## flow/run.sh

```bash
#!/bin/bash
# the make line also repeats each setting of config.mk as NAME=value (left out here)
make -C /OpenROAD-flow-scripts/flow DESIGN_CONFIG=/design/flow/config.mk WORK_HOME=/design/flow/orfs CLKGATE_MAP_FILE= finish
```

## flow/config.mk

```make
export PLATFORM = sky130hd
export DESIGN_NAME = APB_INT_Count
export DESIGN_NICKNAME = APB_INT_Count
export VERILOG_FILES = /design/flow/design.v
export SDC_FILE = /design/flow/constraint.sdc
export NUM_CORES = 4
export LEC_CHECK = 0
export ABC_AREA = 1
export CAP_MARGIN = 20
export CORE_MARGIN = 2
export CORE_UTILIZATION = 72
export CTS_CLUSTER_DIAMETER = 84
export CTS_CLUSTER_SIZE = 10
export PLACE_DENSITY = 0.42
export SETUP_SLACK_MARGIN = 1.12
export SLEW_MARGIN = 20
```

## flow/constraint.sdc

```tcl
create_clock -name core_clock -period 3.76 [get_ports {PCLK}]
set_input_delay 0.7520 -clock core_clock [delete_from_list [all_inputs] [get_ports {PCLK}]]
set_output_delay 0.7520 -clock core_clock [all_outputs]
set_load 0.01 [all_outputs]
```

## flow/design.v

```verilog
module APB_INT_Count#(
    parameter DATA_WIDTH = 32,
    parameter ADDR_WIDTH = 16
) 
(
    input  wire                     PCLK,         
    input  wire                     PRESETn,      
    input  wire                     PSEL,         
    input  wire                     PENABLE,      
    input  wire                     PWRITE,       
    input  wire [ADDR_WIDTH-1:0]    PADDR,        
    input  wire [DATA_WIDTH-1:0]    PWDATA,       
    output reg  [DATA_WIDTH-1:0]    PRDATA,       
    output reg                      PREADY,       
    output reg                      PSLVERR,      
    output  wire                    linux_irq,    
    output  wire                    lim_irq,      
    output  wire                    itim_irq,     
    input  wire                     linux_ack,    
    input  wire                     lim_ack,      
    input  wire                     itim_ack      
);
    reg [DATA_WIDTH-1:0] control_regs[0:3];           
    reg [DATA_WIDTH-1:0] linux_count[0:9];            
    reg [DATA_WIDTH-1:0] lim_count[0:9];              
    reg [DATA_WIDTH-1:0] itim_count[0:9];             
    reg invalid_access;   
    always @(posedge PCLK) begin
        if (!PRESETn) begin
            integer x;
            for (x = 0; x < 10; x = x + 1) begin
                linux_count[x] <= {DATA_WIDTH{1'b0}};
            end
        end else if (PSEL && PENABLE && PWRITE && (PADDR == 16'h0010)) begin
            linux_count[0] <= PWDATA;   
        end else if (linux_irq) begin
            linux_count[0] <= linux_count[0] + 1;
        end else if (linux_ack) begin
            integer j;
            for (j = 9; j > 0; j = j - 1) begin
                linux_count[j] <= linux_count[j-1];
            end
            linux_count[0] <= 0;
        end
    end
    always @(posedge PCLK) begin
        if (!PRESETn) begin
            integer y;
            for (y = 0; y < 10; y = y + 1) begin
                lim_count[y] <= {DATA_WIDTH{1'b0}};
            end
        end else if (PSEL && PENABLE && PWRITE && (PADDR == 16'h0040)) begin
            lim_count[0] <= PWDATA;   
        end else if (lim_irq) begin
            lim_count [0] <= lim_count[0] + 1;
        end else if (lim_ack) begin
            integer k;
            for (k = 9; k > 0; k = k - 1) begin 
                lim_count[k] <= lim_count[k-1];
            end
            lim_count[0] <= 0;
        end
    end
    always @(posedge PCLK) begin
        if (!PRESETn) begin
            integer z;
            for (z = 0; z < 10; z = z + 1) begin
                itim_count[z] <= {DATA_WIDTH{1'b0}};
            end
        end else if (PSEL && PENABLE && PWRITE && (PADDR == 16'h0080)) begin
            itim_count[0] <= PWDATA;   
        end else if (itim_irq) begin
            itim_count [0] <= itim_count[0] + 1;
        end else if (itim_ack) begin
            integer l;
            for (l = 9; l > 0; l = l - 1) begin
                itim_count[l] <= itim_count[l-1];
            end
            itim_count[0] <= 0;
        end
    end 
    localparam [31:0] VERSION = 32'h0000_0001;  
    assign linux_irq = control_regs[1][0];
    assign lim_irq = control_regs[2][0];
    assign itim_irq = control_regs[3][0];
    always @(posedge PCLK or negedge PRESETn) begin
        if (!PRESETn) begin
            integer i;
            for (i = 1; i < 4; i = i + 1) control_regs[i] <= {DATA_WIDTH{1'b0}};
            PREADY <= 1'b0;
            PRDATA <= {DATA_WIDTH{1'b0}};
            PSLVERR <= 1'b0;
            invalid_access <= 1'b0;
        end else begin
            PREADY <= 1'b1;
            PSLVERR <= 1'b0;
            if (linux_ack) begin
                control_regs[1][0] <= 0;
            end
            if (lim_ack) begin
                control_regs[2][0] <= 0;
            end            
            if (itim_ack) begin
                control_regs[3][0] <= 0;
            end
            invalid_access <= 1'b0;
            if (PSEL && PENABLE) begin
                if (PWRITE) begin  
                    case (PADDR)
                        16'h0000, 16'h0004, 16'h0008, 16'h000C:
                            control_regs[(PADDR >> 2)] <= PWDATA;
                        16'h0010, 16'h0040, 16'h0080: ;  
                        default: begin
                            invalid_access <= 1'b1;   
                        end
                    endcase
                end else begin
                    case (PADDR)
                        16'h0000: PRDATA <= VERSION;
                        16'h0004, 16'h0008, 16'h000C: PRDATA <= control_regs[(PADDR >> 2)];
                        16'h0010: PRDATA <= linux_count[0];
                        16'h0014: PRDATA <= linux_count[1];
                        16'h0018: PRDATA <= linux_count[2];
                        16'h001C: PRDATA <= linux_count[3];
                        16'h0020: PRDATA <= linux_count[4];
                        16'h0024: PRDATA <= linux_count[5];
                        16'h0028: PRDATA <= linux_count[6];
                        16'h002C: PRDATA <= linux_count[7];
                        16'h0030: PRDATA <= linux_count[8];
                        16'h0034: PRDATA <= linux_count[9];
                        16'h0040: PRDATA <= lim_count[0];
                        16'h0044: PRDATA <= lim_count[1];
                        16'h0048: PRDATA <= lim_count[2];
                        16'h004C: PRDATA <= lim_count[3];
                        16'h0050: PRDATA <= lim_count[4];
                        16'h0054: PRDATA <= lim_count[5];
                        16'h0058: PRDATA <= lim_count[6];
                        16'h005C: PRDATA <= lim_count[7];
                        16'h0060: PRDATA <= lim_count[8];
                        16'h0064: PRDATA <= lim_count[9];
                        16'h0080: PRDATA <= itim_count[0];
                        16'h0084: PRDATA <= itim_count[1];
                        16'h0088: PRDATA <= itim_count[2];
                        16'h008C: PRDATA <= itim_count[3];
                        16'h0090: PRDATA <= itim_count[4];
                        16'h0094: PRDATA <= itim_count[5];
                        16'h0098: PRDATA <= itim_count[6];
                        16'h009C: PRDATA <= itim_count[7];
                        16'h00A0: PRDATA <= itim_count[8];
                        16'h00A4: PRDATA <= itim_count[9];
                        default: begin
                            PRDATA <= {DATA_WIDTH{1'b0}};   
                            invalid_access <= 1'b1;         
                        end
                    endcase
                end 
                if (invalid_access) begin
                    PSLVERR <= 1'b1;
                    PREADY <= 1'b0;   
                end else begin
                    PSLVERR <= 1'b0;
                    PREADY <= 1'b1;   
                end
            end else begin
                    PREADY <= 1'b0;   
            end
        end
    end
endmodule
```

==> results.json, run 1 <==
{
  "status": "timing/DRC/antenna clean",
  "top_usage_layer": "met2",
  "drtAntennaViolNets": 0,
  "clockNetworkPower_mw": 11.5,
  "fraction_of_synthesized_cell_area_taken_by_the_top_area_cell_type_pct": 37.3,
  "p_int_mw": 19.6,
  "power_frac_seq_pct": 49.4,
  "critical_path.reg2reg.endpoint": "linux_count[0][22]$_SDFFE_PN0P_",
  "timing.critical_path.from": "PADDR[6]",
  "async_flop_share_pct": 11.7,
  "final-hold-violation-count": 0,
  "proportion_of_synthesized_chip_area_in_sequential_cells_pct": 45.5,
  "cts_htree_levels": 4,
  "worstSetupStartpointType": "input port",
  "synth_warnings": 5,
  "power.leakage_nw": 22.8,
  "cp-end-kind": "flop",
  "totalWireLength_um": 180000,
  "cts_root_buffer": "clkbuf_16",
  "tmin_final_ps": 2750,
  "cp.required_ps": 4430,
  "count_of_flip_flops_with_a_built_in_enable_after_synthesis": 32,
  "initial_antenna_violation_count": 14,
  "final-max-slew-violation-count": 0,
  "routed_wire_length_per_instance_um": 21.9,
  "layout.filler_cells": 4698,
  "worst_pin_slew_ps": 894,
  "rows": 98,
  "setup_viol_count_final": 0,
  "clock.fmax_ghz": 0.364,
  "yosys_cells": 7269,
  "met3_usage_pct": 15.1,
  "reg2regPathDepth": 11,
  "postSynth.topFlopCell": "dfxtp_1",
  "crit_top_cell": "nand2_1",
  "critPathKind": "in -> reg",
  "groute.layer.met2.usage_pct": 66.9,
  "cp_cell_sequence": "clkdlybuf4s50_1 -> inv_1 -> nor2_1 -> nand2_2 -> nor2_4 -> buf_4 -> nand2_4 -> o21ai_0 -> nor2_1 -> nand2_1 -> nor2_1 -> nand2_1 -> nand2_1 -> nand2_1",
  "synthCells": 7269,
  "combined_area_of_all_synthesized_cells_um2": 51500,
  "place_ws_ps": -0.0262,
  "post-route-drc-count": 0,
  "netSwitchingFraction_pct": 25.5,
  "slowest_stage": "clkdlybuf4s50_1",
  "synth-adder-area-share_pct": 0.0729,
  "die_h_um": 272,
  "clk_path_buf_depth": 3,
  "via_per_inst": 6.35,
  "crit-reg2reg-launch": "linux_count[0][1]$_SDFFE_PN0P_",
  "slew_headroom_pct": 40.4,
  "power_density_nw_per_um2": 456,
  "xor_xnor_area_share_pct": 0.493,
  "groute.usage.overall_pct": 46.5,
  "largest_net_degree_at_the_start_of_global_routing": 173,
  "timing.hold.worst_endpoint": "lim_count[9][16]$_SDFFE_PN0P_",
  "worst-path-max-fanout": 27,
  "rsz_0062_raised_after_global_routing": "true",
  "dr.first_iter.drc_count": 9211,
  "seq_cell_power_mw": 13.0,
  "synth-area-yosys_um2": 51500,
  "worstSkewPairLatency_ps": 740,
  "setup_tns_ps": 0,
  "detailed_place_hpwl_um": 116000,
  "slowest_cell_delay_on_critical_path_ps": 630,
  "tritoncts": "yes",
  "worstSetupEndpoint": "PRDATA[27]$_DFFE_PN0P_",
  "regToRegSetupSlack_ps": 1220,
  "synthAoiAreaFrac_pct": 24.9,
  "yosys.cell_count.top_type": "o21ai_0",
  "power.share.combinational_pct": 7.1,
  "drt_first_pass_iters": 13,
  "synth-simple-area-share_pct": 16.7,
  "ys_seq_elements": 1123,
  "die_width_um": 272,
  "worst_slack_ps": 1010,
  "part_of_the_total_power_dissipated_in_the_clock_network_pct": 43.5,
  "netlist-cell-type-count": 41,
  "global_route_wire_length_before_repair_um": 267000,
  "avgSynthCellArea_um2": 7.09,
  "top_cells_by_count": "o21ai_0 (1,452), inv_1 (1,063), a21oi_1 (988), dfxtp_1 (960), nand2_1 (843)",
  "met1_capacity_usage_during_global_routing_pct": 61.9,
  "numPortBuffers": 92,
  "power.switching_mw": 6.73,
  "timing.critical_path.max_delay_family": "simple AND/OR/NAND/NOR gates",
  "cap_viol_max_count": 0,
  "worst_ep_arrival_time_ps": 3410,
  "yosys-dominant-comb-family": "AND-OR/OR-AND gates",
  "area_growth_pct": 12.3,
  "syn-num-nets": 7328,
  "dominant_power_group": "sequential cells",
  "area_of_the_die_um2": 73700,
  "ios": 93,
  "critPathBufInv": 3,
  "power.ir.vdd_worst_mv": 0.535,
  "holdPathStages": 2,
  "overall_via_count_from_detail_route": 52000,
  "grt_pass1_vias": 46800,
  "overflow": 0,
  "final_skew_ps": 26.8,
  "holdCritPathClass": "reg -> reg",
  "layout.nets": 7242,
  "mux_share_pct": 0,
  "stage_log_warnings": 39,
  "final_min_period_over_clock_period_pct": 73.0,
  "final_util_pct": 81.3,
  "placed_area_um2": 53300,
  "synthDominantAreaCellType": "dfxtp_1",
  "biggest_area_cells": "dfxtp_1 (37%), o21ai_0 (14%), a21oi_1 (9.6%)",
  "coreArea_um2": 71100,
  "cts.sinks": 1123,
  "min-delay-start": "lim_count[9][16]$_SDFFE_PN0P_",
  "path_clk_slew_ps": 60,
  "pwr.group.combinational_mw": 1.88,
  "cts_made_buffers": 130,
  "post-route-cell-area_um2": 57800,
  "gpl.final_weighted_congestion": 1.00,
  "fp_util_pct": 72.4,
  "path_depth": 14
}
-- area by class of cell --
| type | instances | area (um2) | area share [%] |
|---|---|---|---|
| Inverter | 1071 | 4030 | 6.97 |
| Clock inverter | 13 | 241 | 0.417 |
| Timing Repair Buffer | 286 | 3420 | 5.91 |
| Sequential cell | 1123 | 23500 | 40.6 |
| Timing Repair inverter | 2 | 15.0 | 0.0260 |
| Tap cell | 950 | 1190 | 2.05 |
| Multi-Input combinational cell | 4569 | 22000 | 38.0 |
| Clock buffer | 167 | 3460 | 5.97 |
| Antenna cell | 11 | 27.5 | 0.0476 |
-- per-layer routing --
layer | routed length, um | vias to the layer above
met3 | 26600 | 750
met5 | 35 | -
met1 | 66000 | 23900
li1 | - | 23700
met4 | 11400 | 6
met2 | 75400 | 3651
-- per-stage QoR --
stage                     std cells  hold WS (ps)  power (mW)
after floorplan                7269           403        14.3
after global placement         7971           431        14.8
after detailed placement       7971           435        14.9
after CTS                      8163           443        26.2
after global routing           8181           458        27.0
final                          8192           443        26.4
-- repair_timing --
item / in CTS / in global routing
endpoints found under the setup margin: 119 / 489
cloned: 2 / 10
endpoints found under the hold margin: 10 / 0
pin swaps: 1 / 2
setup buffers: 9 / 8
hold buffers: 1 / 0
gates resized: 35 / 80
==> inputs of run 2 (changes only) <==
CORE_UTILIZATION = 62   (was 72)
CTS_CLUSTER_DIAMETER = unset   (was 84)
CTS_CLUSTER_SIZE = 100   (was 10)
PLACE_DENSITY = unset   (was 0.42)
SETUP_SLACK_MARGIN = unset   (was 1.12)
clock period = 3.94 ns   (was 3.76 ns; I/O delays follow)
==> run 2 against run 1 <==
Die area increased by 16%. First-iteration DRC count decreased by 32%. Critical path type unchanged. Routed wire length decreased by 4.4%. Register-to-register slack improved by 310 ps. Still clean on timing, DRC and antenna. Highest routed layer unchanged. Critical path depth decreased by 2. Sequential power decreased by 5%.
==> results.json, run 2 <==
{
  "post-route-cell-area_um2": 57600,
  "dr.first_iter.drc_count": 6247,
  "power_frac_seq_pct": 48.6,
  "power.switching_mw": 6.25,
  "numPortBuffers": 92,
  "gpl.final_weighted_congestion": 0.998,
  "synth-simple-area-share_pct": 16.7,
  "setup_viol_count_final": 0,
  "tritoncts": "yes",
  "largest_net_degree_at_the_start_of_global_routing": 159,
  "clock.fmax_ghz": 0.298,
  "routed_wire_length_per_instance_um": 20.6,
  "top_cells_by_count": "o21ai_0 (1,452), inv_1 (1,063), a21oi_1 (988), dfxtp_1 (960), nand2_1 (843)",
  "combined_area_of_all_synthesized_cells_um2": 51500,
  "post-route-drc-count": 0,
  "stage_log_warnings": 44,
  "netSwitchingFraction_pct": 24.5,
  "reg2regPathDepth": 8,
  "timing.critical_path.max_delay_family": "simple AND/OR/NAND/NOR gates",
  "cts.sinks": 1123,
  "crit-reg2reg-launch": "lim_count[0][2]$_SDFFE_PN0P_",
  "post_cts.repair.setup_buffers": 0,
  "groute.usage.overall_pct": 39.3,
  "power.ir.vdd_worst_mv": 0.403,
  "worst_pin_slew_ps": 872,
  "critPathBufInv": 1,
  "mux_share_pct": 0,
  "cp_cell_sequence": "clkdlybuf4s50_1 -> nor2_4 -> nand2_4 -> nor2_4 -> nand2_2 -> o21ai_0 -> nor2_1 -> nand2_1 -> nor2_1 -> nand2_1 -> nand2_1 -> nand2_1",
  "cp-end-kind": "flop",
  "totalWireLength_um": 172000,
  "crit_top_cell": "nand2_1",
  "synth_warnings": 5,
  "tmin_final_ps": 3350,
  "grt_pass1_vias": 43600,
  "timing.hold.worst_endpoint": "itim_count[9][19]$_SDFFE_PN0P_",
  "cts_root_buffer": "clkbuf_16",
  "synthCells": 7269,
  "cap_viol_max_count": 0,
  "place_ws_ps": 62.9,
  "initial_antenna_violation_count": 5,
  "worst_ep_arrival_time_ps": 3950,
  "dominant_power_group": "sequential cells",
  "worst_slack_ps": 587,
  "via_per_inst": 5.88,
  "fraction_of_synthesized_cell_area_taken_by_the_top_area_cell_type_pct": 37.3,
  "die_width_um": 292,
  "placed_area_um2": 53600,
  "p_int_mw": 19.2,
  "xor_xnor_area_share_pct": 0.493,
  "netlist-cell-type-count": 41,
  "overflow": 0,
  "critical_path.reg2reg.endpoint": "lim_count[0][21]$_SDFFE_PN0P_",
  "final_cells": 8320,
  "setup_tns_ps": 0,
  "final_min_period_over_clock_period_pct": 85.1,
  "part_of_the_total_power_dissipated_in_the_clock_network_pct": 44.8,
  "slowest_stage": "clkdlybuf4s50_1",
  "clk_path_buf_depth": 3,
  "fp_util_pct": 62.6,
  "cts_htree_levels": 3,
  "pwr.group.combinational_mw": 1.68,
  "async_flop_share_pct": 11.7,
  "die_h_um": 292,
  "post-layout-total-power_mw": 25.5,
  "avgSynthCellArea_um2": 7.09,
  "holdPathStages": 2,
  "regToRegSetupSlack_ps": 1530,
  "cp.required_ps": 4540,
  "layout.nets": 7214,
  "timing.critical_path.from": "PADDR[2]",
  "synth-adder-area-share_pct": 0.0729,
  "power_density_nw_per_um2": 442,
  "global_route_wire_length_before_repair_um": 261000,
  "rsz_0062_raised_after_global_routing": "false",
  "power.share.combinational_pct": 6.6,
  "yosys.cell_count.top_type": "o21ai_0",
  "cts_made_buffers": 114,
  "drtAntennaViolNets": 0,
  "power.leakage_nw": 22.8,
  "synthAoiAreaFrac_pct": 24.9,
  "final_util_pct": 70.1,
  "biggest_area_cells": "dfxtp_1 (37%), o21ai_0 (14%), a21oi_1 (9.6%)",
  "critPathKind": "in -> reg",
  "coreArea_um2": 82200,
  "worstSkewPairLatency_ps": 710,
  "path_depth": 12,
  "slew_headroom_pct": 41.8,
  "clockNetworkPower_mw": 11.4,
  "proportion_of_synthesized_chip_area_in_sequential_cells_pct": 45.5,
  "min-delay-start": "itim_count[9][19]$_SDFFE_PN0P_",
  "post-place-cells": 8108,
  "area_of_the_die_um2": 85400,
  "yosys_cells": 7269,
  "slowest_cell_delay_on_critical_path_ps": 720,
  "status": "timing/DRC/antenna clean",
  "worstSetupEndpoint": "PRDATA[27]$_DFFE_PN0P_",
  "final_skew_ps": 24.7,
  "postSynth.topFlopCell": "dfxtp_1",
  "seq_cell_power_mw": 12.4,
  "yosys-dominant-comb-family": "AND-OR/OR-AND gates",
  "overall_via_count_from_detail_route": 49000,
  "ios": 93,
  "final-max-slew-violation-count": 0,
  "final-hold-violation-count": 0,
  "ys_seq_elements": 1123,
  "rows": 105,
  "drt_first_pass_iters": 6,
  "syn-num-nets": 7328,
  "synth-area-yosys_um2": 51500,
  "area_growth_pct": 11.8,
  "worstSetupStartpointType": "input port",
  "worst-path-max-fanout": 27,
  "path_clk_slew_ps": 60,
  "count_of_flip_flops_with_a_built_in_enable_after_synthesis": 32,
  "finalHoldWorstSlack_ps": 444,
  "detailed_place_hpwl_um": 119000,
  "synthDominantAreaCellType": "dfxtp_1",
  "holdCritPathClass": "reg -> reg"
}
run 2: cell type report:
type / instances / area (um2)
diodes: 1 / 2.50
clock buffers: 168 / 3440
clock inverters: 42 / 522
fillers: 6871 / 24600
inverters: 1071 / 4020
multi-input cells: 4569 / 21800
flip-flops and latches: 1123 / 23500
well taps: 1070 / 1340
repair buffers: 276 / 3090
run 2: routing by layer:
metal | global-route usage, % | part of all wire (%) | up-vias
li1 | - | - | 23600
met1 | 57.1 | 42 | 22600
met2 | 57.1 | 42 | 2394
met3 | 8.08 | 11 | 317
met4 | 15.9 | 4.3 | 8
met5 | 0 | 0.035 | -
run 2: repair_timing:
action	4_1_cts	5_1_grt
hold buffers	0	1
endpoints found under the hold margin	0	3
resized	0	0
==> inputs of run 3 (changes only) <==
CORE_ASPECT_RATIO = 0.5   (was unset)
CORE_UTILIZATION = 72   (was 62)
CTS_CLUSTER_DIAMETER = 271   (was unset)
CTS_CLUSTER_SIZE = 10   (was 100)
HOLD_SLACK_MARGIN = 0.28   (was unset)
PLACE_DENSITY = 0.45   (was unset)
SETUP_SLACK_MARGIN = 1.12   (was unset)
clock period = 3.78 ns   (was 3.94 ns; I/O delays follow)
==> run 3 against run 2 <==
Clock-buffer cell count is 7 higher. Sequential share of layout area down 0.18 points. Synthesized cell count unchanged. Final cell count decreased by 1.3%. Largest power group unchanged.
==> results.json, run 3 <==
{
  "detailed_place_hpwl_um": 122000,
  "coreArea_um2": 70900,
  "worst_pin_slew_ps": 1050,
  "clock.fmax_ghz": 0.368,
  "setup_viol_count_final": 0,
  "worst_ep_arrival_time_ps": 3390,
  "synth-adder-area-share_pct": 0.0729,
  "async_flop_share_pct": 11.7,
  "power_frac_seq_pct": 49.2,
  "die_width_um": 382,
  "holdPathStages": 2,
  "p_int_mw": 19.6,
  "cts.sinks": 1123,
  "synthAoiAreaFrac_pct": 24.9,
  "ys_seq_elements": 1123,
  "final_util_pct": 81.7,
  "overflow": 0,
  "final_skew_ps": 24.0,
  "power.switching_mw": 6.81,
  "groute.usage.overall_pct": 48.6,
  "power.share.combinational_pct": 7.4,
  "cap_viol_max_count": 0,
  "post-layout-total-power_mw": 26.4,
  "via_per_inst": 6.51,
  "avgSynthCellArea_um2": 7.09,
  "cp.required_ps": 4460,
  "post-route-drc-count": 0,
  "synth-simple-area-share_pct": 16.7,
  "regToRegSetupSlack_ps": 1250,
  "totalWireLength_um": 191000,
  "seq_cell_power_mw": 13.0,
  "tmin_final_ps": 2710,
  "rows": 69,
  "status": "timing/DRC/antenna clean",
  "yosys-dominant-comb-family": "AND-OR/OR-AND gates",
  "critPathKind": "in -> reg",
  "slowest_cell_delay_on_critical_path_ps": 500,
  "postSynth.topFlopCell": "dfxtp_1",
  "ios": 93,
  "min-delay-start": "linux_count[9][22]$_SDFFE_PN0P_",
  "global_route_wire_length_before_repair_um": 275000,
  "grt_pass1_vias": 47700,
  "clockNetworkPower_mw": 11.4,
  "timing.critical_path.from": "PADDR[6]",
  "cts_root_buffer": "clkbuf_16",
  "setup_tns_ps": 0,
  "groute.layer.met2.usage_pct": 69.8,
  "final-hold-violation-count": 0,
  "part_of_the_total_power_dissipated_in_the_clock_network_pct": 43.3,
  "path_depth": 13,
  "xor_xnor_area_share_pct": 0.493,
  "synth_warnings": 5,
  "crit_top_cell": "nand2_1",
  "worstSetupEndpoint": "PRDATA[28]$_DFFE_PN0P_",
  "biggest_area_cells": "dfxtp_1 (37%), o21ai_0 (14%), a21oi_1 (9.6%)",
  "worstSkewPairLatency_ps": 750,
  "synthDominantAreaCellType": "dfxtp_1",
  "initial_antenna_violation_count": 15,
  "netSwitchingFraction_pct": 25.8,
  "pwr.group.combinational_mw": 1.96,
  "timing.critical_path.max_delay_family": "simple AND/OR/NAND/NOR gates",
  "rsz_0062_raised_after_global_routing": "true",
  "drtAntennaViolNets": 0,
  "die_h_um": 193,
  "critical_path.reg2reg.endpoint": "lim_count[0][25]$_SDFFE_PN0P_",
  "routed_wire_length_per_instance_um": 23.2,
  "tritoncts": "yes",
  "synth-area-yosys_um2": 51500,
  "yosys_cells": 7269,
  "area_of_the_die_um2": 73800,
  "power.ir.vdd_worst_mv": 0.512,
  "layout.nets": 7247,
  "crit-reg2reg-launch": "lim_count[0][0]$_SDFFE_PN0P_",
  "dominant_power_group": "sequential cells",
  "yosys.cell_count.top_type": "o21ai_0",
  "worstSetupStartpointType": "input port",
  "fp_util_pct": 72.7,
  "slew_headroom_pct": 29.6,
  "syn-num-nets": 7328,
  "gpl.final_weighted_congestion": 1.09,
  "drt_first_pass_iters": 13,
  "synthCells": 7269,
  "numPortBuffers": 92,
  "cts_made_buffers": 130,
  "critPathBufInv": 2,
  "holdCritPathClass": "reg -> reg",
  "timing.hold.worst_endpoint": "linux_count[9][22]$_SDFFE_PN0P_",
  "top_cells_by_count": "o21ai_0 (1,452), inv_1 (1,063), a21oi_1 (988), dfxtp_1 (960), nand2_1 (843)",
  "dr.first_iter.drc_count": 9585,
  "final_min_period_over_clock_period_pct": 71.8,
  "reg2regPathDepth": 8,
  "netlist-cell-type-count": 41,
  "largest_net_degree_at_the_start_of_global_routing": 217,
  "stage_log_warnings": 46,
  "count_of_flip_flops_with_a_built_in_enable_after_synthesis": 32,
  "cp-end-kind": "flop",
  "power_density_nw_per_um2": 456,
  "mux_share_pct": 0,
  "worst-path-max-fanout": 28,
  "met1_capacity_usage_during_global_routing_pct": 63.3,
  "combined_area_of_all_synthesized_cells_um2": 51500,
  "fraction_of_synthesized_cell_area_taken_by_the_top_area_cell_type_pct": 37.3,
  "proportion_of_synthesized_chip_area_in_sequential_cells_pct": 45.5,
  "clk_path_buf_depth": 3,
  "slowest_stage": "clkdlybuf4s50_1",
  "top_usage_layer": "met2",
  "overall_via_count_from_detail_route": 53400,
  "area_growth_pct": 12.4,
  "met3_usage_pct": 17.6,
  "power.leakage_nw": 22.9,
  "final-max-slew-violation-count": 0,
  "path_clk_slew_ps": 60,
  "cp_cell_sequence": "clkdlybuf4s50_1 -> nor2_2 -> nand2_2 -> nor2_4 -> nand2_1 -> buf_12 -> o21ai_0 -> a21oi_1 -> nand2_1 -> nor2_1 -> nand2_1 -> nand2_1 -> nand2_1",
  "cts_htree_levels": 4
}
==> run 3: repair_timing <==
item,CTS,global route
pin swaps,3,1
buffers inserted,3,6
hold buffers,1,0
setup endpoints to repair,450,514
hold endpoints to repair,2,0
resized,31,47
gates cloned,3,12
==> run 3: metrics by stage <==
stage / instances / hold slack [ps] / area (um2) / setup WS [ps]
final: 8208 / 443 / 57900 / 1070
after global routing: 8199 / 457 / 57900 / 1050
after CTS: 8181 / 445 / 57300 / 1110
after detailed placement: 7989 / 437 / 53500 / 77.7
after global placement: 7989 / 429 / 53500 / 150
after floorplan: 7269 / 403 / 51600 / 820
==> run 3: final cells by class <==
type,count,area [um2]
Clock inverter,10,148
Inverter,1071,4030
Sequential cell,1123,23500
Clock buffer,175,3510
Antenna cell,9,22.5
Fill cell,4520,13000
Timing Repair Buffer,292,3580
Multi-Input combinational cell,4570,21900
Tap cell,958,1200
==> run 3: per-layer routing <==
layer / share of wire, % / routed length [um]
met2: 41 / 77400
met5: 0.080 / 153
met3: 17 / 32100
met1: 36 / 68500
met4: 6.6 / 12600
==> inputs of run 4 (changes only) <==
ABC_AREA = 0   (was 1)
CELL_PAD_IN_SITES_GLOBAL_PLACEMENT = 3   (was unset)
CORE_ASPECT_RATIO = 0.83   (was 0.5)
CORE_MARGIN = 4   (was 2)
CORE_UTILIZATION = 39   (was 72)
CTS_CLUSTER_DIAMETER = 129   (was 271)
CTS_CLUSTER_SIZE = 92   (was 10)
GPL_ROUTABILITY_DRIVEN = 0   (was unset)
GPL_TIMING_DRIVEN = 0   (was unset)
HOLD_SLACK_MARGIN = 0.1   (was 0.28)
MIN_ROUTING_LAYER = met2   (was unset)
PLACE_DENSITY = unset   (was 0.45)
SETUP_SLACK_MARGIN = -0.16   (was 1.12)
SLEW_MARGIN = 25   (was 20)
TNS_END_PERCENT = 10   (was unset)
clock period = 10.0 ns   (was 3.78 ns; I/O delays follow)
==> run 4 against run 3 <==
The run now fails in 5_1_grt. Area after synthesis down 8.3%. Die area is 72% higher. Synthesized cell count shrank 19%.
==> results.json, run 4 <==
{
  "status": "aborted with a tool error",
  "stop_stage": "5_1_grt",
  "first_reported_error": "[ERROR GRT-0116] Global routing finished with congestion. Check the congestion regions in the DRC Viewer.",
  "cts.sinks": 1091,
  "area_of_the_die_um2": 127000,
  "ios": 93,
  "groute.usage.overall_pct": 90.7,
  "synth-adder-area-share_pct": 0.0795,
  "cts_root_buffer": "clkbuf_16",
  "yosys-dominant-comb-family": "AND-OR/OR-AND gates",
  "async_flop_share_pct": 12.0,
  "ys_seq_elements": 1091,
  "post-place-cells": 7660,
  "coreArea_um2": 120000,
  "numPortBuffers": 86,
  "yosys.cell_count.top_type": "nand2_1",
  "syn-num-nets": 5961,
  "synthDominantAreaCellType": "dfxtp_1",
  "synthAoiAreaFrac_pct": 21.9,
  "detailed_place_hpwl_um": 245000,
  "die_width_um": 390,
  "xor_xnor_area_share_pct": 0.519,
  "yosys_cells": 5902,
  "rows": 116,
  "avgSynthCellArea_um2": 8.00,
  "synth-area-yosys_um2": 47200,
  "synthCells": 5902,
  "cts_htree_levels": 2,
  "proportion_of_synthesized_chip_area_in_sequential_cells_pct": 47.6,
  "overflow": 3275,
  "count_of_flip_flops_with_a_built_in_enable_after_synthesis": 0,
  "biggest_area_cells": "dfxtp_1 (41%), nand2_1 (15%), a21oi_1 (10%)",
  "number_of_hold_buffers_added_after_cts": 0,
  "post_cts.repair.setup_buffers": 0,
  "synth_warnings": 5,
  "fp_util_pct": 39.2,
  "top_cells_by_count": "nand2_1 (1,948), a21oi_1 (974), dfxtp_1 (960), clkbuf_1 (252), a22oi_1 (244)",
  "die_h_um": 325,
  "cts_repair_resize_count": 0,
  "clk_path_buf_depth": 3,
  "netlist-cell-type-count": 82,
  "combined_area_of_all_synthesized_cells_um2": 47200,
  "cts_made_buffers": 34,
  "postSynth.topFlopCell": "dfxtp_1",
  "synth-simple-area-share_pct": 21.8,
  "mux_share_pct": 3.03,
  "fraction_of_synthesized_cell_area_taken_by_the_top_area_cell_type_pct": 40.7
}
==> run 4: layer usage <==
metal | GRT usage [%] | GRT overflow
met5 | 86.1 | 256
met4 | 71.5 | 247
met3 | 104 | 2419
met2 | 90.3 | 353
met1 | - | -
==> run 4: metrics by stage <==
| stage | hold WS [ps] | TNS, ps | cell area [um2] | setup slack, ps |
|---|---|---|---|---|
| after detailed placement | 438 | 0 | 51700 | 2710 |
| after floorplan | 393 | 0 | 47200 | 5660 |
| after global placement | 412 | -284300 | 50100 | -834 |
| after CTS | 374 | 0 | 53100 | 3410 |
==> inputs of run 5 (changes only) <==
ABC_AREA = 1   (was 0)
CAP_MARGIN = 40   (was 20)
CELL_PAD_IN_SITES_GLOBAL_PLACEMENT = unset   (was 3)
CORE_ASPECT_RATIO = 1.41   (was 0.83)
CORE_MARGIN = 2   (was 4)
CORE_UTILIZATION = 72   (was 39)
CTS_CLUSTER_DIAMETER = 84   (was 129)
CTS_CLUSTER_SIZE = 10   (was 92)
GPL_ROUTABILITY_DRIVEN = unset   (was 0)
GPL_TIMING_DRIVEN = unset   (was 0)
HOLD_SLACK_MARGIN = 0.27   (was 0.1)
MIN_ROUTING_LAYER = unset   (was met2)
PLACE_DENSITY = 0.42   (was unset)
SETUP_SLACK_MARGIN = 1.12   (was -0.16)
SLEW_MARGIN = 20   (was 25)
TNS_END_PERCENT = unset   (was 10)
clock period = 3.76 ns   (was 10.0 ns; I/O delays follow)
==> run 5 against run 4 <==
Now clean on timing, DRC and antenna. Area after synthesis up 9.1%. Die area down 42%. Synthesized cell count up 23%.
==> results.json, run 5 <==
{
  "routed_wire_length_per_instance_um": 21.0,
  "yosys-dominant-comb-family": "AND-OR/OR-AND gates",
  "slew_headroom_pct": 35.8,
  "synthCells": 7269,
  "place_ws_ps": 188,
  "regToRegSetupSlack_ps": 1260,
  "min-delay-start": "linux_count[9][28]$_SDFFE_PN0P_",
  "dr.first_iter.drc_count": 5834,
  "synth-simple-area-share_pct": 16.7,
  "drtAntennaViolNets": 0,
  "final_skew_ps": 22.2,
  "synthDominantAreaCellType": "dfxtp_1",
  "post-route-drc-count": 0,
  "ys_seq_elements": 1123,
  "largest_net_degree_at_the_start_of_global_routing": 132,
  "power_frac_seq_pct": 49.5,
  "synth_warnings": 5,
  "proportion_of_synthesized_chip_area_in_sequential_cells_pct": 45.5,
  "biggest_area_cells": "dfxtp_1 (37%), o21ai_0 (14%), a21oi_1 (9.6%)",
  "worst_ep_arrival_time_ps": 3360,
  "cp-end-kind": "flop",
  "reg2regPathDepth": 10,
  "stage_log_warnings": 48,
  "final_min_period_over_clock_period_pct": 71.7,
  "worst-path-max-fanout": 32,
  "clockNetworkPower_mw": 11.5,
  "die_width_um": 229,
  "totalWireLength_um": 172000,
  "netSwitchingFraction_pct": 24.9,
  "p_int_mw": 19.7,
  "groute.usage.overall_pct": 45.3,
  "power.share.combinational_pct": 6.9,
  "synth-adder-area-share_pct": 0.0729,
  "clk_path_buf_depth": 3,
  "synth-area-yosys_um2": 51500,
  "syn-num-nets": 7328,
  "rows": 116,
  "critPathKind": "in -> reg",
  "tmin_final_ps": 2700,
  "combined_area_of_all_synthesized_cells_um2": 51500,
  "timing.hold.worst_endpoint": "linux_count[9][28]$_SDFFE_PN0P_",
  "setup_tns_ps": 0,
  "coreArea_um2": 71000,
  "timing.critical_path.from": "PADDR[1]",
  "part_of_the_total_power_dissipated_in_the_clock_network_pct": 43.6,
  "dominant_power_group": "sequential cells",
  "yosys.cell_count.top_type": "o21ai_0",
  "numPortBuffers": 92,
  "final-max-slew-violation-count": 0,
  "fp_util_pct": 72.6,
  "netlist-cell-type-count": 41,
  "layout.nets": 7239,
  "cts_root_buffer": "clkbuf_16",
  "worstSkewPairLatency_ps": 740,
  "async_flop_share_pct": 11.7,
  "via_per_inst": 6.20,
  "mux_share_pct": 0,
  "cts.sinks": 1123,
  "global_route_wire_length_before_repair_um": 261000,
  "yosys_cells": 7269,
  "seq_cell_power_mw": 13.0,
  "cp.required_ps": 4430,
  "worst_pin_slew_ps": 960,
  "power_density_nw_per_um2": 456,
  "critPathBufInv": 4,
  "crit_top_cell": "nand2_1",
  "rsz_0062_raised_after_global_routing": "true",
  "slowest_cell_delay_on_critical_path_ps": 520,
  "initial_antenna_violation_count": 22,
  "die_h_um": 322,
  "cts_made_buffers": 130,
  "worstSetupEndpoint": "invalid_access$_DFF_PN0_",
  "path_clk_slew_ps": 60,
  "holdPathStages": 2,
  "setup_viol_count_final": 0,
  "cap_viol_max_count": 0,
  "fraction_of_synthesized_cell_area_taken_by_the_top_area_cell_type_pct": 37.3,
  "drt_first_pass_iters": 7,
  "critical_path.reg2reg.endpoint": "lim_count[0][27]$_SDFFE_PN0P_",
  "overall_via_count_from_detail_route": 50800,
  "clock.fmax_ghz": 0.371,
  "count_of_flip_flops_with_a_built_in_enable_after_synthesis": 32,
  "grt_pass1_vias": 47800,
  "overflow": 0,
  "path_depth": 16,
  "crit-reg2reg-launch": "lim_count[0][2]$_SDFFE_PN0P_",
  "tritoncts": "yes",
  "status": "timing/DRC/antenna clean",
  "top_cells_by_count": "o21ai_0 (1,452), inv_1 (1,063), a21oi_1 (988), dfxtp_1 (960), nand2_1 (843)",
  "timing.critical_path.max_delay_family": "simple AND/OR/NAND/NOR gates",
  "cts_htree_levels": 4,
  "detailed_place_hpwl_um": 115000,
  "holdCritPathClass": "reg -> reg",
  "slowest_stage": "clkdlybuf4s50_1",
  "ios": 93,
  "area_of_the_die_um2": 73700,
  "postSynth.topFlopCell": "dfxtp_1",
  "xor_xnor_area_share_pct": 0.493,
  "synthAoiAreaFrac_pct": 24.9,
  "gpl.final_weighted_congestion": 1.05,
  "cp_cell_sequence": "clkdlybuf4s50_1 -> nor2_4 -> buf_12 -> nand2_1 -> buf_4 -> nor2_1 -> nand2_1 -> buf_12 -> nand2_1 -> nor2_1 -> nand2_1 -> nor2_2 -> nand2_1 -> nand2_1 -> nand2_1 -> nor2_1",
  "worst_slack_ps": 1060,
  "worstSetupStartpointType": "input port",
  "final-hold-violation-count": 0,
  "avgSynthCellArea_um2": 7.09,
  "post-layout-total-power_mw": 26.3,
  "pwr.group.combinational_mw": 1.82,
  "power.leakage_nw": 22.8,
  "power.ir.vdd_worst_mv": 0.488,
  "area_growth_pct": 11.8,
  "power.switching_mw": 6.54
}
==> run 5: repair_timing <==
| item | 4_1_cts | 5_1_grt |
|---|---|---|
| endpoints found under the setup margin | 261 | 521 |
| resized | 20 | 54 |
| pin swaps | 2 | 4 |
| hold endpoints to repair | 1 | 0 |
| gates cloned | 0 | 3 |
| hold buffers | 1 | 0 |
| setup buffers | 3 | 8 |
==> run 5: layout make-up <==
class                           instances  area, um2
Antenna cell                           13       32.5
Clock buffer                          180       3570
Clock inverter                         10        139
Fill cell                            4839      13400
Inverter                             1071       4020
Multi-Input combinational cell       4570      22000
Sequential cell                      1123      23500
Tap cell                              944       1180
Timing Repair Buffer                  284       3190
==> run 5: layer usage <==
metal / track usage, % / routed length (um) / up-vias
li1: - / - / 23700
met1: 50.0 / 58500 / 23000
met2: 74.0 / 79800 / 3075
met3: 11.6 / 18200 / 967
met4: 36.9 / 15500 / 28
met5: 0 / 301 / -
==> run 5: stage by stage <==
| step | hold slack [ps] | area (um2) | instances | utilization (%) |
|---|---|---|---|---|
| CTS | 445 | 57200 | 8171 | 80.7 |
| global placement | 431 | 53500 | 7977 | 75.3 |
| floorplan | 403 | 51600 | 7269 | - |
| finish | 442 | 57600 | 8195 | 81.1 |
| global route | 459 | 57600 | 8185 | 81.1 |
| detailed placement | 436 | 53500 | 7977 | 75.3 |
==> inputs of run 6 (changes only) <==
ABC_AREA = 0   (was 1)
CAP_MARGIN = 20   (was 40)
CELL_PAD_IN_SITES_GLOBAL_PLACEMENT = 3   (was unset)
CORE_ASPECT_RATIO = 0.83   (was 1.41)
CORE_MARGIN = 4   (was 2)
CORE_UTILIZATION = 39   (was 72)
CTS_CLUSTER_DIAMETER = 129   (was 84)
CTS_CLUSTER_SIZE = 92   (was 10)
GPL_ROUTABILITY_DRIVEN = 0   (was unset)
GPL_TIMING_DRIVEN = 0   (was unset)
HOLD_SLACK_MARGIN = 0.1   (was 0.27)
MIN_ROUTING_LAYER = met2   (was unset)
PLACE_DENSITY = unset   (was 0.42)
SETUP_SLACK_MARGIN = unset   (was 1.12)
SLEW_MARGIN = 25   (was 20)
TNS_END_PERCENT = 10   (was unset)
clock period = 6.29 ns   (was 3.76 ns; I/O delays follow)
==> run 6 against run 5 <==
The flow now stops in 5_1_grt. Area after synthesis fell by 8.3%. Die area rose by 72%. Synthesized cell count fell by 19%.
==> results.json, run 6 <==
{
  "cts_repair_resize_count": 0,
  "top_cells_by_count": "nand2_1 (1,948), a21oi_1 (974), dfxtp_1 (960), clkbuf_1 (252), a22oi_1 (244)",
  "area_of_the_die_um2": 127000,
  "place_ws_ps": -260,
  "synth_warnings": 5,
  "synthAoiAreaFrac_pct": 21.9,
  "fp_util_pct": 39.2,
  "synth-simple-area-share_pct": 21.8,
  "stop_stage": "5_1_grt",
  "placed_area_um2": 51700,
  "mux_share_pct": 3.03,
  "ios": 93,
  "cts_root_buffer": "clkbuf_16",
  "cts_made_buffers": 34,
  "cts_htree_levels": 2,
  "synthCells": 5902,
  "post-place-cells": 7660,
  "die_h_um": 325,
  "netlist-cell-type-count": 82,
  "clk_path_buf_depth": 3,
  "avgSynthCellArea_um2": 8.00,
  "postSynth.topFlopCell": "dfxtp_1",
  "async_flop_share_pct": 12.0,
  "die_width_um": 390,
  "yosys_cells": 5902,
  "biggest_area_cells": "dfxtp_1 (41%), nand2_1 (15%), a21oi_1 (10%)",
  "cts.sinks": 1091,
  "synth-area-yosys_um2": 47200,
  "fraction_of_synthesized_cell_area_taken_by_the_top_area_cell_type_pct": 40.7,
  "groute.usage.overall_pct": 90.6,
  "post_cts.repair.setup_buffers": 0,
  "first_reported_error": "[ERROR GRT-0116] Global routing finished with congestion. Check the congestion regions in the DRC Viewer.",
  "proportion_of_synthesized_chip_area_in_sequential_cells_pct": 47.6,
  "status": "aborted with a tool error",
  "ys_seq_elements": 1091,
  "numPortBuffers": 86,
  "yosys-dominant-comb-family": "AND-OR/OR-AND gates",
  "overflow": 3311,
  "synthDominantAreaCellType": "dfxtp_1",
  "detailed_place_hpwl_um": 245000,
  "number_of_hold_buffers_added_after_cts": 0,
  "synth-adder-area-share_pct": 0.0795,
  "yosys.cell_count.top_type": "nand2_1",
  "xor_xnor_area_share_pct": 0.519,
  "combined_area_of_all_synthesized_cells_um2": 47200,
  "coreArea_um2": 120000,
  "rows": 116,
  "count_of_flip_flops_with_a_built_in_enable_after_synthesis": 0,
  "syn-num-nets": 5961
}
## run 6: metal layers
| metal | GRT overflow | global-route usage [%] |
|---|---|---|
| met5 | 280 | 88.2 |
| met4 | 229 | 71.4 |
| met3 | 2386 | 103 |
| met2 | 416 | 90.2 |
| met1 | - | - |
==> inputs of run 7 (changes only) <==
ABC_AREA = unset   (was 0)
CELL_PAD_IN_SITES_GLOBAL_PLACEMENT = unset   (was 3)
CORE_ASPECT_RATIO = unset   (was 0.83)
CORE_MARGIN = 2   (was 4)
CORE_UTILIZATION = 40   (was 39)
CTS_CLUSTER_DIAMETER = unset   (was 129)
CTS_CLUSTER_SIZE = unset   (was 92)
GPL_ROUTABILITY_DRIVEN = unset   (was 0)
GPL_TIMING_DRIVEN = unset   (was 0)
HOLD_SLACK_MARGIN = unset   (was 0.1)
MIN_ROUTING_LAYER = unset   (was met2)
SLEW_MARGIN = 20   (was 25)
TNS_END_PERCENT = unset   (was 10)
clock period = 8.71 ns   (was 6.29 ns; I/O delays follow)
==> run 7 against run 6 <==
Now clean on timing, DRC and antenna. Die area is 4.7% lower. Synthesized cell count unchanged. Area after synthesis did not move.
==> results.json, run 7 <==
{
  "xor_xnor_area_share_pct": 0.519,
  "area_growth_pct": 12.7,
  "coreArea_um2": 118000,
  "worstSkewPairLatency_ps": 710,
  "detailed_place_hpwl_um": 118000,
  "final-max-slew-violation-count": 0,
  "power.ir.vdd_worst_mv": 0.154,
  "setup_tns_ps": 0,
  "global_route_wire_length_before_repair_um": 278000,
  "cts_made_buffers": 114,
  "proportion_of_synthesized_chip_area_in_sequential_cells_pct": 47.6,
  "worst_pin_slew_ps": 1310,
  "async_flop_share_pct": 12.0,
  "dominant_power_group": "the clock network",
  "clockNetworkPower_mw": 5.06,
  "totalWireLength_um": 190000,
  "die_width_um": 348,
  "worstSetupEndpoint": "itim_count[6][16]$_SDFFE_PN0P_",
  "crit_top_cell": "buf_4",
  "drt_first_pass_iters": 7,
  "biggest_area_cells": "dfxtp_1 (41%), nand2_1 (15%), a21oi_1 (10%)",
  "timing.critical_path.from": "PADDR[1]",
  "yosys_cells": 5902,
  "cap_viol_max_count": 0,
  "groute.usage.overall_pct": 30.5,
  "seq_cell_power_mw": 5.01,
  "pwr.group.combinational_mw": 0.418,
  "count_of_flip_flops_with_a_built_in_enable_after_synthesis": 0,
  "grt_pass1_vias": 40500,
  "placed_area_um2": 49300,
  "ios": 93,
  "postSynth.topFlopCell": "dfxtp_1",
  "area_of_the_die_um2": 121000,
  "slowest_stage": "or4_1",
  "cts_repair_resize_count": 0,
  "mux_share_pct": 3.03,
  "synth_warnings": 5,
  "synth-adder-area-share_pct": 0.0795,
  "clk_path_buf_depth": 3,
  "netlist-cell-type-count": 82,
  "worst_ep_arrival_time_ps": 6550,
  "tritoncts": "yes",
  "final_min_period_over_clock_period_pct": 68.8,
  "power_density_nw_per_um2": 197,
  "timing.critical_path.max_delay_family": "simple AND/OR/NAND/NOR gates",
  "worst-path-max-fanout": 73,
  "post-layout-total-power_mw": 10.5,
  "post-route-cell-area_um2": 53200,
  "path_depth": 10,
  "crit-reg2reg-launch": "linux_count[0][0]$_SDFFE_PN0P_",
  "rsz_0062_raised_after_global_routing": "false",
  "synth-area-yosys_um2": 47200,
  "p_int_mw": 8.02,
  "netSwitchingFraction_pct": 23.4,
  "regToRegSetupSlack_ps": 5360,
  "cp_cell_sequence": "clkdlybuf4s50_1 -> or4_1 -> or3_1 -> buf_4 -> nor3_4 -> nor2_4 -> buf_4 -> buf_4 -> nand2_1 -> a21oi_1",
  "cp.required_ps": 9260,
  "min-delay-start": "invalid_access$_DFF_PN0_",
  "cts_htree_levels": 3,
  "numPortBuffers": 92,
  "critPathBufInv": 4,
  "holdCritPathClass": "reg -> reg",
  "clock.fmax_ghz": 0.167,
  "overflow": 0,
  "top_cells_by_count": "nand2_1 (1,948), a21oi_1 (974), dfxtp_1 (960), clkbuf_1 (252), a22oi_1 (244)",
  "cts.sinks": 1091,
  "via_per_inst": 6.06,
  "slowest_cell_delay_on_critical_path_ps": 1140,
  "critical_path.reg2reg.endpoint": "linux_count[0][30]$_SDFFE_PN0P_",
  "power.leakage_nw": 17.9,
  "power.switching_mw": 2.46,
  "ys_seq_elements": 1091,
  "cts_root_buffer": "clkbuf_16",
  "fraction_of_synthesized_cell_area_taken_by_the_top_area_cell_type_pct": 40.7,
  "die_h_um": 348,
  "initial_antenna_violation_count": 8,
  "final-hold-violation-count": 0,
  "overall_via_count_from_detail_route": 44800,
  "gpl.final_weighted_congestion": 0.980,
  "synthDominantAreaCellType": "dfxtp_1",
  "reg2regPathDepth": 7,
  "synth-simple-area-share_pct": 21.8,
  "syn-num-nets": 5961,
  "worstSetupStartpointType": "input port",
  "power_frac_seq_pct": 47.8,
  "rows": 126,
  "power.share.combinational_pct": 4.0,
  "holdPathStages": 1,
  "number_of_hold_buffers_added_after_cts": 0,
  "avgSynthCellArea_um2": 8.00,
  "setup_viol_count_final": 0,
  "path_clk_slew_ps": 60,
  "post_cts.repair.setup_buffers": 0,
  "part_of_the_total_power_dissipated_in_the_clock_network_pct": 48.2,
  "cp-end-kind": "flop",
  "largest_net_degree_at_the_start_of_global_routing": 197,
  "synthCells": 5902,
  "layout.nets": 5808,
  "post-route-drc-count": 0,
  "yosys.cell_count.top_type": "nand2_1",
  "fp_util_pct": 40.2,
  "synthAoiAreaFrac_pct": 21.9,
  "yosys-dominant-comb-family": "AND-OR/OR-AND gates",
  "routed_wire_length_per_instance_um": 25.7,
  "status": "timing/DRC/antenna clean",
  "drtAntennaViolNets": 0,
  "timing.hold.worst_endpoint": "PREADY$_DFF_PN0_",
  "stage_log_warnings": 57,
  "dr.first_iter.drc_count": 6108,
  "critPathKind": "in -> reg",
  "slew_headroom_pct": 12.4,
  "tmin_final_ps": 6000,
  "combined_area_of_all_synthesized_cells_um2": 47200,
  "final_skew_ps": 22.4
}
## run 7: layer usage
metal	up-vias	track usage, %	wire (um)
li1	20400	-	-
met1	21600	40.8	76700
met2	2306	45.5	81400
met3	520	6.24	19800
met4	8	17.5	12100
met5	-	0.680	174
## run 7: layout make-up
type / instances / area (um2)
timing repair buffer: 231 / 2110
inverter: 12 / 52.6
fill: 11600 / 64400
tap: 1536 / 1920
sequential: 1091 / 22500
antenna: 4 / 10.0
multi-input combinational: 4299 / 22800
clock inverter: 35 / 335
clock buffer: 181 / 3550
## run 7: stage by stage
| stage | std cells | hold WS (ps) | setup slack (ps) | utilization [%] |
|---|---|---|---|---|
| 2_1_floorplan | 5902 | 393 | 4620 | - |
| 3_3_place_gp | 7167 | 435 | 2190 | 41.9 |
| 3_5_place_dp | 7168 | 432 | 2150 | 41.9 |
| 4_1_cts | 7384 | 438 | 2900 | 45.2 |
| 5_1_grt | 7385 | 464 | 2650 | 45.3 |
| 6_report | 7389 | 435 | 2710 | 45.3 |
==> inputs of run 8 (changes only) <==
ABC_AREA = 1   (was unset)
CELL_PAD_IN_SITES_DETAIL_PLACEMENT = 2   (was unset)
CORE_ASPECT_RATIO = 0.73   (was unset)
CORE_UTILIZATION = 51   (was 40)
GPL_ROUTABILITY_DRIVEN = 0   (was unset)
MIN_ROUTING_LAYER = met2   (was unset)
SLEW_MARGIN = 10   (was 20)
clock period = 10.0 ns   (was 8.71 ns; I/O delays follow)
==> run 8 against run 7 <==
The run now fails in 3_5_place_dp. Synthesized cell count increased by 23%. Die area down 14%. Area after synthesis up 9.1%.
==> results.json, run 8 <==
{
  "status": "aborted with a tool error",
  "stop_stage": "3_5_place_dp",
  "first_reported_error": "[ERROR DPL-0033] detailed placement checks failed during check placement.",
  "postSynth.topFlopCell": "dfxtp_1",
  "avgSynthCellArea_um2": 7.09,
  "synthCells": 7269,
  "synth-area-yosys_um2": 51500,
  "numPortBuffers": 92,
  "yosys-dominant-comb-family": "AND-OR/OR-AND gates",
  "yosys.cell_count.top_type": "o21ai_0",
  "fraction_of_synthesized_cell_area_taken_by_the_top_area_cell_type_pct": 37.3,
  "die_h_um": 276,
  "synth-adder-area-share_pct": 0.0729,
  "proportion_of_synthesized_chip_area_in_sequential_cells_pct": 45.5,
  "syn-num-nets": 7328,
  "xor_xnor_area_share_pct": 0.493,
  "mux_share_pct": 0,
  "rows": 99,
  "synth-simple-area-share_pct": 16.7,
  "die_width_um": 376,
  "biggest_area_cells": "dfxtp_1 (37%), o21ai_0 (14%), a21oi_1 (9.6%)",
  "ios": 93,
  "synth_warnings": 5,
  "count_of_flip_flops_with_a_built_in_enable_after_synthesis": 32,
  "fp_util_pct": 51.5,
  "synthDominantAreaCellType": "dfxtp_1",
  "yosys_cells": 7269,
  "netlist-cell-type-count": 41,
  "combined_area_of_all_synthesized_cells_um2": 51500,
  "synthAoiAreaFrac_pct": 24.9,
  "area_of_the_die_um2": 104000,
  "async_flop_share_pct": 11.7,
  "top_cells_by_count": "o21ai_0 (1,452), inv_1 (1,063), a21oi_1 (988), dfxtp_1 (960), nand2_1 (843)",
  "coreArea_um2": 100000,
  "ys_seq_elements": 1123
}
run 8: stage by stage:
stage | std cells | power (mW) | cell area (um2) | worst slack [ps]
after floorplan | 7269 | 5.37 | 51500 | 4230
after global placement | 8225 | 5.57 | 52400 | 4010
==> inputs of run 9 (changes only) <==
ABC_AREA = unset   (was 1)
CAP_MARGIN = 35   (was 20)
CELL_PAD_IN_SITES_DETAIL_PLACEMENT = 0   (was 2)
CORE_ASPECT_RATIO = unset   (was 0.73)
CORE_UTILIZATION = 22   (was 51)
CTS_CLUSTER_DIAMETER = 248   (was unset)
MIN_ROUTING_LAYER = met1   (was met2)
PLACE_DENSITY = 0.48   (was unset)
SLEW_MARGIN = 20   (was 10)
clock period = 11.9 ns   (was 10.0 ns; I/O delays follow)
==> run 9 against run 8 <==
Now clean on timing, DRC and antenna. Area after synthesis fell by 8.3%. Synthesized cell count fell by 19%. Die area rose by 110%.
==> results.json, run 9 <==
{
  "status": "timing/DRC/antenna clean",
  "holdCritPathClass": "reg -> reg",
  "netlist-cell-type-count": 82,
  "clock.fmax_ghz": 0.156,
  "cp.required_ps": 12590,
  "clk_path_buf_depth": 3,
  "post_cts.repair.setup_buffers": 0,
  "finalHoldWorstSlack_ps": 425,
  "cp-end-kind": "flop",
  "synthDominantAreaCellType": "dfxtp_1",
  "cts_htree_levels": 3,
  "proportion_of_synthesized_chip_area_in_sequential_cells_pct": 47.6,
  "path_clk_slew_ps": 60,
  "timing.hold.worst_endpoint": "PREADY$_DFF_PN0_",
  "pwr.group.combinational_mw": 0.325,
  "timing.critical_path.max_delay_family": "buffers and inverters",
  "postSynth.topFlopCell": "dfxtp_1",
  "synth-simple-area-share_pct": 21.8,
  "yosys_cells": 5902,
  "power.switching_mw": 1.89,
  "final_util_pct": 25.9,
  "slowest_cell_delay_on_critical_path_ps": 1000,
  "power.ir.vdd_worst_mv": 0.113,
  "worstSkewPairLatency_ps": 780,
  "part_of_the_total_power_dissipated_in_the_clock_network_pct": 48.7,
  "power.leakage_nw": 18.1,
  "avgSynthCellArea_um2": 8.00,
  "initial_antenna_violation_count": 13,
  "cts.sinks": 1091,
  "count_of_flip_flops_with_a_built_in_enable_after_synthesis": 0,
  "critPathBufInv": 4,
  "numPortBuffers": 92,
  "via_per_inst": 5.14,
  "fp_util_pct": 22.1,
  "reg2regPathDepth": 10,
  "holdPathStages": 1,
  "cts_made_buffers": 114,
  "synth-area-yosys_um2": 47200,
  "xor_xnor_area_share_pct": 0.519,
  "number_of_hold_buffers_added_after_cts": 0,
  "dr.first_iter.drc_count": 5437,
  "cap_viol_max_count": 0,
  "final_min_period_over_clock_period_pct": 53.8,
  "biggest_area_cells": "dfxtp_1 (41%), nand2_1 (15%), a21oi_1 (10%)",
  "area_of_the_die_um2": 218000,
  "worst_ep_arrival_time_ps": 7090,
  "tritoncts": "yes",
  "power_frac_seq_pct": 47.1,
  "cp_cell_sequence": "clkdlybuf4s50_1 -> or4b_1 -> nor4_4 -> buf_4 -> nand2_1 -> buf_4 -> nand3_4 -> buf_12 -> nand2_1 -> a21oi_1",
  "final_skew_ps": 30.6,
  "detailed_place_hpwl_um": 130000,
  "fraction_of_synthesized_cell_area_taken_by_the_top_area_cell_type_pct": 40.7,
  "worst-path-max-fanout": 195,
  "clockNetworkPower_mw": 3.79,
  "p_int_mw": 5.89,
  "setup_tns_ps": 0,
  "ios": 93,
  "slowest_stage": "or4b_1",
  "synthCells": 5902,
  "totalWireLength_um": 210000,
  "synth_warnings": 5,
  "syn-num-nets": 5961,
  "yosys-dominant-comb-family": "AND-OR/OR-AND gates",
  "regToRegSetupSlack_ps": 8270,
  "critical_path.reg2reg.endpoint": "itim_count[4][0]$_SDFFE_PN0P_",
  "layout.nets": 5838,
  "coreArea_um2": 214000,
  "worstSetupStartpointType": "input port",
  "stage_log_warnings": 53,
  "grt_pass1_vias": 41400,
  "die_width_um": 467,
  "dominant_power_group": "the clock network",
  "final-max-slew-violation-count": 0,
  "synthAoiAreaFrac_pct": 21.9,
  "layout.filler_cells": 23300,
  "post-route-drc-count": 0,
  "worstSetupEndpoint": "linux_count[1][1]$_SDFFE_PN0P_",
  "overall_via_count_from_detail_route": 44800,
  "setup_viol_count_final": 0,
  "cts_root_buffer": "clkbuf_16",
  "power.share.combinational_pct": 4.2,
  "async_flop_share_pct": 12.0,
  "slew_headroom_pct": 8.50,
  "timing.critical_path.from": "PADDR[5]",
  "critPathKind": "in -> reg",
  "netSwitchingFraction_pct": 24.2,
  "path_depth": 10,
  "ys_seq_elements": 1091,
  "top_cells_by_count": "nand2_1 (1,948), a21oi_1 (974), dfxtp_1 (960), clkbuf_1 (252), a22oi_1 (244)",
  "combined_area_of_all_synthesized_cells_um2": 47200,
  "area_growth_pct": 17.4,
  "seq_cell_power_mw": 3.66,
  "power_density_nw_per_um2": 140,
  "global_route_wire_length_before_repair_um": 301000,
  "worst_pin_slew_ps": 1370,
  "placed_area_um2": 51400,
  "rsz_0062_raised_after_global_routing": "false",
  "largest_net_degree_at_the_start_of_global_routing": 230,
  "rows": 170,
  "final-hold-violation-count": 0,
  "post-route-cell-area_um2": 55400,
  "overflow": 0,
  "mux_share_pct": 3.03,
  "cts_repair_resize_count": 0,
  "min-delay-start": "invalid_access$_DFF_PN0_",
  "die_h_um": 467,
  "yosys.cell_count.top_type": "nand2_1",
  "routed_wire_length_per_instance_um": 24.1,
  "tmin_final_ps": 6400,
  "groute.usage.overall_pct": 18.6,
  "synth-adder-area-share_pct": 0.0795,
  "drtAntennaViolNets": 0,
  "crit-reg2reg-launch": "control_regs[3][0]$_DFF_PN0_",
  "drt_first_pass_iters": 9
}
run 9: final cells by class:
class / instances / area, um2 / share of cell area, %
diodes: 5 / 12.5 / 0.0226
clock buffers: 164 / 3300 / 5.96
clock inverters: 49 / 618 / 1.12
inverters: 12 / 52.6 / 0.0948
multi-input cells: 4299 / 22800 / 41.2
flip-flops and latches: 1091 / 22500 / 40.6
well taps: 2838 / 3550 / 6.41
repair buffers: 261 / 2580 / 4.65
run 9: layer usage:
| layer | track usage, % | part of all wire (%) |
|---|---|---|
| met1 | 25.0 | 42 |
| met2 | 29.3 | 45 |
| met3 | 3.18 | 8.3 |
| met4 | 7.75 | 4.5 |
| met5 | 0 | 0.021 |
run 9: through the flow:
| stage | power (mW) | cells | setup WS [ps] |
|---|---|---|---|
| floorplan | 3.92 | 5902 | 7180 |
| global placement | 4.05 | 8474 | 4790 |
| detailed placement | 4.06 | 8497 | 4760 |
| CTS | 7.83 | 8710 | 5580 |
| global route | 7.99 | 8714 | 5240 |
| finish | 7.78 | 8719 | 5500 |
==> inputs of run 10 (changes only) <==
CAP_MARGIN = 20   (was 35)
CELL_PAD_IN_SITES_DETAIL_PLACEMENT = unset   (was 0)
CORE_UTILIZATION = 11   (was 22)
CTS_CLUSTER_DIAMETER = unset   (was 248)
GPL_ROUTABILITY_DRIVEN = unset   (was 0)
MIN_ROUTING_LAYER = unset   (was met1)
PLACE_DENSITY = unset   (was 0.48)
clock period = 13.3 ns   (was 11.9 ns; I/O delays follow)
==> run 10 against run 9 <==
Core utilization decreased by 12 points. Setup slack better by 650 ps. Largest cell class unchanged. Global-route usage is 9.9 points lower. Total power is 11% lower. Area after synthesis unchanged. Worst hold slack lost 9.6 ps. Critical path depth is 1 lower. Still clean.
==> results.json, run 10 <==
{
  "synth-adder-area-share_pct": 0.0795,
  "cts_root_buffer": "clkbuf_16",
  "stage_log_warnings": 45,
  "min-delay-start": "invalid_access$_DFF_PN0_",
  "xor_xnor_area_share_pct": 0.519,
  "gpl.final_weighted_congestion": 0.911,
  "post-layout-total-power_mw": 6.95,
  "clock.fmax_ghz": 0.140,
  "yosys.cell_count.top_type": "nand2_1",
  "biggest_area_cells": "dfxtp_1 (41%), nand2_1 (15%), a21oi_1 (10%)",
  "area_growth_pct": 23.8,
  "final-hold-violation-count": 0,
  "path_depth": 9,
  "final_cells": 11500,
  "synthAoiAreaFrac_pct": 21.9,
  "power.share.combinational_pct": 3.9,
  "crit_top_cell": "buf_4",
  "worstSkewPairLatency_ps": 750,
  "power.ir.vdd_worst_mv": 0.108,
  "p_int_mw": 5.32,
  "cp-end-kind": "flop",
  "regToRegSetupSlack_ps": 9930,
  "worst-path-max-fanout": 83,
  "routed_wire_length_per_instance_um": 17.3,
  "rows": 240,
  "status": "timing/DRC/antenna clean",
  "timing.hold.worst_endpoint": "PREADY$_DFF_PN0_",
  "cap_viol_max_count": 0,
  "mux_share_pct": 3.03,
  "post_cts.repair.setup_buffers": 0,
  "cp.required_ps": 13930,
  "critical_path.reg2reg.endpoint": "itim_count[3][4]$_SDFFE_PN0P_",
  "netlist-cell-type-count": 82,
  "cp_cell_sequence": "clkdlybuf4s50_1 -> or4_4 -> buf_4 -> nor4_4 -> nand2_2 -> nand3_4 -> buf_4 -> nand2_1 -> a21oi_1",
  "tritoncts": "yes",
  "slew_headroom_pct": 19.3,
  "slowest_stage": "clkdlybuf4s50_1",
  "final-max-slew-violation-count": 0,
  "part_of_the_total_power_dissipated_in_the_clock_network_pct": 48.9,
  "worst_slack_ps": 6140,
  "yosys-dominant-comb-family": "AND-OR/OR-AND gates",
  "final_skew_ps": 45.1,
  "power_frac_seq_pct": 47.1,
  "drt_first_pass_iters": 9,
  "global_route_wire_length_before_repair_um": 287000,
  "worstSetupStartpointType": "input port",
  "crit-reg2reg-launch": "control_regs[3][0]$_DFF_PN0_",
  "layout.nets": 5803,
  "place_ws_ps": 5340,
  "numPortBuffers": 92,
  "worst_ep_arrival_time_ps": 7780,
  "groute.usage.overall_pct": 8.72,
  "post-route-drc-count": 0,
  "setup_viol_count_final": 0,
  "totalWireLength_um": 199000,
  "ys_seq_elements": 1091,
  "synthDominantAreaCellType": "dfxtp_1",
  "final_min_period_over_clock_period_pct": 53.8,
  "synth_warnings": 5,
  "worst_pin_slew_ps": 1210,
  "postSynth.topFlopCell": "dfxtp_1",
  "area_of_the_die_um2": 435000,
  "ios": 93,
  "post-place-cells": 11300,
  "fraction_of_synthesized_cell_area_taken_by_the_top_area_cell_type_pct": 40.7,
  "final_util_pct": 13.7,
  "via_per_inst": 3.90,
  "cts_repair_resize_count": 0,
  "clk_path_buf_depth": 3,
  "cts_made_buffers": 105,
  "pwr.group.combinational_mw": 0.272,
  "overflow": 0,
  "placed_area_um2": 54500,
  "power_density_nw_per_um2": 119,
  "grt_pass1_vias": 40500,
  "dr.first_iter.drc_count": 6500,
  "critPathBufInv": 3,
  "synth-area-yosys_um2": 47200,
  "combined_area_of_all_synthesized_cells_um2": 47200,
  "cts.sinks": 1091,
  "holdPathStages": 1,
  "rsz_0062_raised_after_global_routing": "false",
  "die_h_um": 659,
  "cts_htree_levels": 3,
  "number_of_hold_buffers_added_after_cts": 0,
  "critPathKind": "in -> reg",
  "timing.critical_path.max_delay_family": "simple AND/OR/NAND/NOR gates",
  "post-route-cell-area_um2": 58500,
  "proportion_of_synthesized_chip_area_in_sequential_cells_pct": 47.6,
  "slowest_cell_delay_on_critical_path_ps": 930,
  "power.switching_mw": 1.63,
  "count_of_flip_flops_with_a_built_in_enable_after_synthesis": 0,
  "holdCritPathClass": "reg -> reg",
  "initial_antenna_violation_count": 7,
  "yosys_cells": 5902,
  "synth-simple-area-share_pct": 21.8,
  "finalHoldWorstSlack_ps": 416,
  "setup_tns_ps": 0,
  "seq_cell_power_mw": 3.28,
  "clockNetworkPower_mw": 3.40,
  "dominant_power_group": "the clock network",
  "power.leakage_nw": 17.8,
  "netSwitchingFraction_pct": 23.5,
  "top_cells_by_count": "nand2_1 (1,948), a21oi_1 (974), dfxtp_1 (960), clkbuf_1 (252), a22oi_1 (244)",
  "path_clk_slew_ps": 60,
  "coreArea_um2": 427000,
  "detailed_place_hpwl_um": 127000,
  "synthCells": 5902,
  "worstSetupEndpoint": "lim_count[8][9]$_SDFFE_PN0P_",
  "tmin_final_ps": 7160,
  "async_flop_share_pct": 12.0,
  "drtAntennaViolNets": 0,
  "avgSynthCellArea_um2": 8.00,
  "largest_net_degree_at_the_start_of_global_routing": 233,
  "reg2regPathDepth": 8,
  "overall_via_count_from_detail_route": 45000,
  "die_width_um": 659,
  "fp_util_pct": 11.1,
  "syn-num-nets": 5961,
  "timing.critical_path.from": "PADDR[8]"
}
## run 10: layer usage
metal  part of all wire, %  wire (um)  global-route usage [%]  up-vias
met2                    43      86100                    13.1     2413
met1                    41      81700                    11.7    21800
met5                0.0035          7                       0        -
li1                      -          -                       -    20300
met4                   5.0      10100                    4.16        2
met3                    11      21500                    2.05      459
## run 10: final cells by class
class / instances / area, um2
Sequential cell: 1091 / 22500
Timing Repair Buffer: 235 / 2050
Antenna cell: 17 / 42.5
Multi-Input combinational cell: 4299 / 22800
Tap cell: 5687 / 7120
Fill cell: 48600 / 369000
Inverter: 12 / 52.6
Clock buffer: 154 / 3150
Clock inverter: 45 / 782
Power and IR drop assume default switching activity.
